// IOTDF
module IOTDF( clk, rst, in_en, iot_in, fn_sel, busy, valid, iot_out);
Size: ~5600 cells after synthesis, about 870 flip-flops, roughly 0.049 sq mm of cells after synthesis.
Settings: LEC_CHECK=0, CAP_MARGIN=20, CORE_MARGIN=2, CORE_UTILIZATION=70, CTS_CLUSTER_SIZE=25, MAX_ROUTING_LAYER=met4, SLEW_MARGIN=20; clock period 3.93 ns.
run.sh (not shown) runs the stock make flow with config.mk's settings and CLKGATE_MAP_FILE=.
The first run completed without violations.
Then changed:
Settings changed: CORE_UTILIZATION 70 to 66, CTS_CLUSTER_SIZE 25 to not set.
Clock period 3.93 ns to 2.94 ns, I/O delays scaled along.
What happened: The new run completed without violations; clock skew climbs by 22 ps; design area climbs by 4.3%; synthesized cell count does not change; clock-buffer cell count climbs by 1; combinational power climbs by 48%; setup slack is worse by 430 ps; power climbs by 38%; wire length climbs by 2.3%; global-route usage drops by 1.7 points.


Starting RTL as in the previous note.
Settings: LEC_CHECK=0, ABC_AREA=0, CAP_MARGIN=5, CELL_PAD_IN_SITES_DETAIL_PLACEMENT=1, CELL_PAD_IN_SITES_GLOBAL_PLACEMENT=3, CORE_MARGIN=2, CORE_UTILIZATION=22, HOLD_SLACK_MARGIN=0.09, PLACE_DENSITY=0.58, SETUP_SLACK_MARGIN=0.57, SLEW_MARGIN=20; clock period 2.64 ns.
Change:
Settings changed: ABC_AREA 0 to unset, CAP_MARGIN 5 to 20, CELL_PAD_IN_SITES_DETAIL_PLACEMENT 1 to unset, CELL_PAD_IN_SITES_GLOBAL_PLACEMENT 3 to unset, CORE_UTILIZATION 22 to 10, HOLD_SLACK_MARGIN 0.09 to unset, PLACE_DENSITY 0.58 to unset, SETUP_SLACK_MARGIN 0.57 to unset.
Clock period 2.64 ns to 7.94 ns, I/O delays scaled along.
After rerunning: Non-clock buffer count went down by 1038. Worst hold slack improves by 0.053 ns. Final area is lower by about a fifth. Die size grows by well over a third. Synthesized cell count stays the same. Setup slack improved by 3.2 ns. Sequential share of layout area increases by 5.0 points.


IOTDF again, from the RTL that the note above started with.
## IOTDF
module IOTDF( clk, rst, in_en, iot_in, fn_sel, busy, valid, iot_out);
input          clk;
input          rst;
input          in_en;
input  [7:0]   iot_in;
input  [2:0]   fn_sel;
output         busy;
output         valid;
output [127:0] iot_out;
localparam DES_ENCRYPT = 3'b001;
localparam DES_DECRYPT = 3'b010;
localparam CRC_GEN     = 3'b011;
localparam SORT        = 3'b100;
localparam IDLE    = 2'd0;
localparam LOAD    = 2'd1;
(* fsm_encoding = "auto" *) reg [1:0]   current_state, next_state;
reg [3:0]   load_cnt, load_cnt_next;
reg         load_sel, load_sel_next;
reg [127:0] data_buf0, data_buf0_next;
reg [127:0] data_buf1, data_buf1_next;
reg [1:0]   buffer_full, buffer_full_next;
reg         compute_sel, compute_sel_next;
reg         compute_active, compute_active_next;
reg         busy_reg, busy_reg_next;
reg [127:0] result_reg, result_reg_next;
reg         valid_reg, valid_reg_next;
reg         des_start_reg, des_start_reg_next;
reg         crc_sort_start_reg, crc_sort_start_reg_next;
reg         des_en_reg, des_en_reg_next;
reg         crc_sort_en_reg, crc_sort_en_reg_next;
(* synopsys_clock_gating = "true" *) wire enable;
function automatic [127:0] write_byte;
    input [127:0] word_in;
    input [3:0]  byte_idx;
    input [7:0]  byte_value;
    begin
        write_byte = word_in;
        case (byte_idx)
            4'd0:  write_byte[7:0]       = byte_value;
            4'd1:  write_byte[15:8]      = byte_value;
            4'd2:  write_byte[23:16]     = byte_value;
            4'd3:  write_byte[31:24]     = byte_value;
            4'd4:  write_byte[39:32]     = byte_value;
  ...
clock: 5.51 ns
lec_check: 0
abc_area: 0
cap_margin: 25
cell_pad_in_sites_detail_placement: 1
core_margin: 2
core_utilization: 25
cts_cluster_diameter: 389
gpl_routability_driven: 1
max_routing_layer: met5
min_routing_layer: met1
place_density_lb_addon: 0.09
slew_margin: 20
tns_end_percent: 15
Rerun with:
Settings changed: ABC_AREA 0 to not set, CAP_MARGIN 25 to 20, CELL_PAD_IN_SITES_DETAIL_PLACEMENT 1 to not set, CORE_UTILIZATION 25 to 65, CTS_CLUSTER_DIAMETER 389 to not set, GPL_ROUTABILITY_DRIVEN 1 to not set, MAX_ROUTING_LAYER met5 to not set, MIN_ROUTING_LAYER met1 to not set, PLACE_DENSITY_LB_ADDON 0.09 to not set, TNS_END_PERCENT 15 to not set.
Clock period 5.51 ns to 3.93 ns, I/O delays scaled along.
What happened: The new run completed with no timing, DRC or antenna violations. Power rises by about 35%. Clock-buffer cell count is lower by 48. Non-clock buffer count climbs by 55. Design area shrinks by 3.1%. Via count grows by 4.8%. Area after synthesis stays the same. Clock skew shrinks by 0.026 ns. Worst setup slack loses 1.1 ns. Combinational power climbs by about 30%.
Rerun with:
Settings changed: CORE_UTILIZATION 65 to 58.
Clock period 3.93 ns to 2.57 ns, I/O delays scaled along.
Effect: With this change the flow finished but fails on setup timing; routed wire length goes up by about 4.4%; flip-flop count is unchanged; combinational power goes up by about 70%; cell area goes up by about 9%; final cell count goes up by about 10%; worst setup slack gets worse by 0.76 ns; core utilization goes down by 2.4 points; clock-buffer cell count goes up by 12; die size goes up by 12%; synthesized area is unchanged.
Rerun with:
Settings changed: CORE_UTILIZATION 58 to 40.
Clock period 2.57 ns to 5.0 ns, I/O delays scaled along.
What happened: This time the run passed the timing, DRC and antenna checks. Hold slack is better by 0.16 ns. Clock power fell by well over a third. Final cell count fell slightly. Fmax fell by a quarter to a third. Synthesized area stays the same. Via count fell by a few percent.
Rerun with:
Settings changed: CAP_MARGIN 20 to 40, CELL_PAD_IN_SITES_DETAIL_PLACEMENT set to 1, CELL_PAD_IN_SITES_GLOBAL_PLACEMENT set to 3, CORE_UTILIZATION 40 to 67, CTS_CLUSTER_DIAMETER set to 292, GPL_ROUTABILITY_DRIVEN set to 0, GPL_TIMING_DRIVEN set to 1, HOLD_SLACK_MARGIN set to 0.09, MAX_ROUTING_LAYER set to met4, PLACE_DENSITY_LB_ADDON set to 0.26, TNS_END_PERCENT set to 100.
This time the run ended with an error in global placement without I/O (3_1_place_gp_skip_io).
Die size decreases by 40%.
Area after synthesis stays the same.
Synthesized cell count does not change.
Rerun with:
Settings changed: CAP_MARGIN 40 to 5, CELL_PAD_IN_SITES_GLOBAL_PLACEMENT 3 to not set, CORE_UTILIZATION 67 to 42, GPL_ROUTABILITY_DRIVEN 0 to not set, GPL_TIMING_DRIVEN 1 to 0, PLACE_DENSITY_LB_ADDON 0.26 to 0.2.
With this change the flow ran to the end with no violations; synthesized cell count is unchanged; die size rises by 59%; area after synthesis is unchanged.
No activity file was given, so power comes from the tool's default toggle rates.
